==> v32: inputs <==
## top_module_d11
module top_module_d11(
    i_clk,
    i_reset,
    i_start,
    i_load,
    i_enc_dec,
    i_pt1,
    i_pt2,
    i_key1,
    i_key2,
    i_r,
    o_ct1,
    o_ct2,
    o_done
);
input  i_start;
input  i_clk;
input  i_reset;
input  i_enc_dec;
input  i_load;
input  [191 : 0] i_r;
input  [63 : 0] i_pt1;
input  [63 : 0] i_pt2;
input  [127 : 0] i_key1;
input  [127 : 0] i_key2;
output wire [63 : 0] o_ct1;
output wire [63 : 0] o_ct2;
output wire o_done;
parameter IDLE = 2'b0, ROUND_FW = 2'b10, ROUND_BW = 2'b11, HALT = 2'b01;
reg [3 : 0] rnd_cnt;
reg [3 : 0] rnd_next;
reg  subrnd_cnt;
reg  subrnd_next;
reg [1 : 0] state;
reg [1 : 0] next_state;
reg done_reg;
reg done_next;
reg sel1, sel2, sel3, sel4;
reg [3 : 0] rc_sel;
wire rk_sel;
wire [3 : 0] rc_in_xor;
reg enc_dec_reg;
reg enc_dec_next;
wire  [63:0] RCarray [15 : 0];
reg [63 : 0] RC_in;
assign  RCarray[0]  =  64'h0;
assign  RCarray[1]  =  64'h0;
assign  RCarray[2]  =  64'h0;
assign  RCarray[3]  =  64'h13198a2e03707344;
assign  RCarray[4]  =  64'ha4093822299f31d0;
assign  RCarray[5]  =  64'h082efa98ec4e6c89;
assign  RCarray[6]  =  64'h452821e638d01377;
assign  RCarray[7]  =  64'hbe5466cf34e90c6c;
assign  RCarray[8]  =  64'h7ef84f78fd955cb1;
assign  RCarray[9]  =  64'h85840851f1ac43aa;
  ...
make LEC_CHECK=0 CAP_MARGIN=20 CORE_MARGIN=2 CORE_UTILIZATION=66 MAX_ROUTING_LAYER=met4 SETUP_SLACK_MARGIN=1.14 SLEW_MARGIN=20 finish   # period 3.97 ns
run.sh (not shown) runs the stock make flow with config.mk's settings and CLKGATE_MAP_FILE=.
==> v39 (differences from v32) <==
ABC_AREA = 1   (was unset)
CELL_PAD_IN_SITES_DETAIL_PLACEMENT = 1   (was unset)
CELL_PAD_IN_SITES_GLOBAL_PLACEMENT = 3   (was unset)
CORE_UTILIZATION = 24   (was 66)
CTS_CLUSTER_SIZE = 72   (was unset)
PLACE_DENSITY_LB_ADDON = 0.26   (was unset)
SETUP_SLACK_MARGIN = unset   (was 1.14)
==> flow/constraint.sdc (replaced) <==
create_clock -name core_clock -period 3.59 [get_ports {i_clk}]
set_input_delay 0.7180 -clock core_clock [delete_from_list [all_inputs] [get_ports {i_clk}]]
set_output_delay 0.7180 -clock core_clock [all_outputs]
set_load 0.01 [all_outputs]
==> v38 (differences from v32) <==
CORE_UTILIZATION = 16   (was 66)
MAX_ROUTING_LAYER = unset   (was met4)
SETUP_SLACK_MARGIN = 0.1   (was 1.14)
==> flow/constraint.sdc (replaced) <==
create_clock -name core_clock -period 7.21 [get_ports {i_clk}]
set_input_delay 1.4420 -clock core_clock [delete_from_list [all_inputs] [get_ports {i_clk}]]
set_output_delay 1.4420 -clock core_clock [all_outputs]
set_load 0.01 [all_outputs]
==> impl_metrics.py <==
# Physical implementation metrics
metrics = {
    "place": {
        "place_hpwl_um": 176600,
    },
    "global_route": {
        "globalRouteMet1Util_pct": 93.38,
    },
    "outcome": {
        "last-stage-reached": "global routing (5_1_grt)",
        "error_message": "[ERROR GRT-0232] Routing congestion too high. Check the congestion heatmap in the GUI.",
        "outcome": "aborted with a tool error",
    },
    "floorplanning": {
        "initCoreUtil_pct": 66.51,
    },
    "logic_synthesis": {
        "topCellsByArea": "xnor2_1 (20%), edfxtp_1 (20%), dfxtp_1 (18%)",
        "post_synth_mux_area_share_pct": 9.319,
        "synth_chip_area_um2": 57610,
        "yosysSeqAreaShare_pct": 38.29,
    },
}
That was v32.
==> impl_metrics.py <==
# Flow results
metrics = {
    "logic_synthesis": {
        "topCellsByArea": "xnor2_1 (20%), edfxtp_1 (20%), dfxtp_1 (18%)",
        "synth_chip_area_um2": 57610,
        "post_synth_mux_area_share_pct": 9.319,
    },
    "place": {
        "place_hpwl_um": 260400,
    },
    "global_route": {
        "globalRouteMet1Util_pct": 17.43,
    },
    "outcome": {
        "outcome": "complete, no violations",
    },
}
That was v38.
==> impl_metrics.py <==
# Flow results
metrics = {
    "logic_synthesis": {
        "yosysSeqAreaShare_pct": 36.59,
        "post_synth_mux_area_share_pct": 3.758,
        "synth_chip_area_um2": 60290,
    },
    "final_timing": {
        "hold_slack_ns": 0.4982,
        "setup_slack_ns": -0.9944,
        "final_setup_viols": 256,
    },
    "global_route": {
        "globalRouteMet1Util_pct": 34.95,
    },
    "outcome": {
        "outcome": "complete, but fails checks",
        "checkFailReasons": "setup timing",
    },
    "place": {
        "place_hpwl_um": 290700,
    },
}
That was v39.

========
==> inputs of job 9793 <==
top_module_d11 again, from the RTL that the note above started with.
==> flow/config.mk <==
export PLATFORM = sky130hd
export DESIGN_NAME = top_module_d11
export DESIGN_NICKNAME = top_module_d11
export VERILOG_FILES = /design/flow/design.v
export SDC_FILE = /design/flow/constraint.sdc
export NUM_CORES = 4
export LEC_CHECK = 0
export CAP_MARGIN = 20
export CELL_PAD_IN_SITES_DETAIL_PLACEMENT = 0
export CELL_PAD_IN_SITES_GLOBAL_PLACEMENT = 2
export CORE_ASPECT_RATIO = 1.73
export CORE_MARGIN = 10
export CORE_UTILIZATION = 30
export CTS_CLUSTER_SIZE = 36
export GPL_ROUTABILITY_DRIVEN = 0
export HOLD_SLACK_MARGIN = 0.04
export MAX_ROUTING_LAYER = met5
export PLACE_DENSITY = 0.78
export SLEW_MARGIN = 5
export TNS_END_PERCENT = 50
==> flow/constraint.sdc <==
create_clock -name core_clock -period 6.0 [get_ports {i_clk}]
set_input_delay 1.2000 -clock core_clock [delete_from_list [all_inputs] [get_ports {i_clk}]]
set_output_delay 1.2000 -clock core_clock [all_outputs]
set_load 0.01 [all_outputs]
==> job 6864: changes against job 9793 <==
CELL_PAD_IN_SITES_DETAIL_PLACEMENT = default   (was 0)
CELL_PAD_IN_SITES_GLOBAL_PLACEMENT = default   (was 2)
CORE_ASPECT_RATIO = default   (was 1.73)
CORE_MARGIN = 2   (was 10)
CORE_UTILIZATION = 40   (was 30)
CTS_CLUSTER_SIZE = default   (was 36)
GPL_ROUTABILITY_DRIVEN = default   (was 0)
HOLD_SLACK_MARGIN = default   (was 0.04)
MAX_ROUTING_LAYER = default   (was met5)
PLACE_DENSITY = default   (was 0.78)
SETUP_SLACK_MARGIN = 0.1   (was default)
SLEW_MARGIN = 20   (was 5)
TNS_END_PERCENT = default   (was 50)
==> flow/constraint.sdc (replaced) <==
create_clock -name core_clock -period 5.57 [get_ports {i_clk}]
set_input_delay 1.1140 -clock core_clock [delete_from_list [all_inputs] [get_ports {i_clk}]]
set_output_delay 1.1140 -clock core_clock [all_outputs]
set_load 0.01 [all_outputs]
==> impl_metrics.py <==
# Synthesis and PnR figures
metrics = {
    "worst_setup_path": {
        "r2r-start": "rnd_cnt[3]$_DFFE_PP0P_",
        "path_depth": 9,
        "cp_slowest_cell": "clkdlybuf4s50_1",
    },
    "sta": {
        "finClkSkew_ns": 0.0595,
    },
    "status": {
        "status": "finished clean",
    },
    "global_route": {
        "use_met2_pct": 40.4,
        "grt_use_met1_pct": 28.7,
    },
    "floorplan": {
        "die_y_um": 596,
    },
    "layout": {
        "fin_cells": 9140,
    },
    "placed_design": {
        "place_area_sq_mm": 0.0679,
    },
}
That was job 9793.
==> impl_metrics.py <==
# Synthesis and PnR figures
metrics = {
    "status": {
        "status": "finished clean",
    },
    "placed_design": {
        "place_area_sq_mm": 0.0671,
        "gp_congestion": 0.995,
    },
    "layout": {
        "seq_area_sq_mm": 0.0221,
    },
    "global_route": {
        "grt_use_met1_pct": 42.9,
    },
    "sta": {
        "finalSetupTns_ns": 0,
        "finClkSkew_ns": 0.0302,
    },
    "worst_setup_path": {
        "path_depth": 10,
        "r2r-start": "rnd_cnt[0]$_DFFE_PP0P_",
    },
    "floorplan": {
        "die_y_um": 384,
        "fp_util_pct": 40.2,
        "rows": 139,
    },
    "detailed_routing": {
        "route.detailed.drc": 0,
        "dr_wl_met2_mm": 111,
    },
}
That was job 6864.

========
==> quartz: inputs <==
Starting RTL as in the previous note.
make LEC_CHECK=0 ABC_AREA=1 CAP_MARGIN=20 CORE_ASPECT_RATIO=0.81 CORE_MARGIN=2 CORE_UTILIZATION=72 CTS_CLUSTER_DIAMETER=347 CTS_CLUSTER_SIZE=37 HOLD_SLACK_MARGIN=0.3 PLACE_DENSITY_LB_ADDON=0.05 SETUP_SLACK_MARGIN=0.86 SLEW_MARGIN=20 finish   # period 3.25 ns
==> inputs of sierra, as changes to quartz <==
- CORE_ASPECT_RATIO: 0.81 -> not set
- CORE_UTILIZATION: 72 -> 58
- CTS_CLUSTER_DIAMETER: 347 -> not set
- CTS_CLUSTER_SIZE: 37 -> not set
- HOLD_SLACK_MARGIN: 0.3 -> not set
- PLACE_DENSITY_LB_ADDON: 0.05 -> not set
- SETUP_SLACK_MARGIN: 0.86 -> 0.34
==> flow/constraint.sdc (replaced) <==
create_clock -name core_clock -period 3.2 [get_ports {i_clk}]
set_input_delay 0.6400 -clock core_clock [delete_from_list [all_inputs] [get_ports {i_clk}]]
set_output_delay 0.6400 -clock core_clock [all_outputs]
set_load 0.01 [all_outputs]
==> inputs of violet, as changes to quartz <==
- ABC_AREA: 1 -> not set
- CORE_ASPECT_RATIO: 0.81 -> not set
- CORE_UTILIZATION: 72 -> 66
- CTS_CLUSTER_DIAMETER: 347 -> not set
- CTS_CLUSTER_SIZE: 37 -> not set
- HOLD_SLACK_MARGIN: 0.3 -> not set
- MAX_ROUTING_LAYER: not set -> met4
- PLACE_DENSITY_LB_ADDON: 0.05 -> not set
- SETUP_SLACK_MARGIN: 0.86 -> not set
==> flow/constraint.sdc (replaced) <==
create_clock -name core_clock -period 4.52 [get_ports {i_clk}]
set_input_delay 0.9040 -clock core_clock [delete_from_list [all_inputs] [get_ports {i_clk}]]
set_output_delay 0.9040 -clock core_clock [all_outputs]
set_load 0.01 [all_outputs]
==> results <==
- quartz ended with an error in 5_1_grt, error GRT-0116. violet completed, yet does not pass: setup timing. sierra aborted during 5_1_grt (GRT-0232).
- Of quartz and violet, quartz has the higher synthesized cell count (gap 33%, measured against violet).
- Die area, lowest first: quartz, violet, sierra.
- In synthesized area, quartz and sierra do not differ.
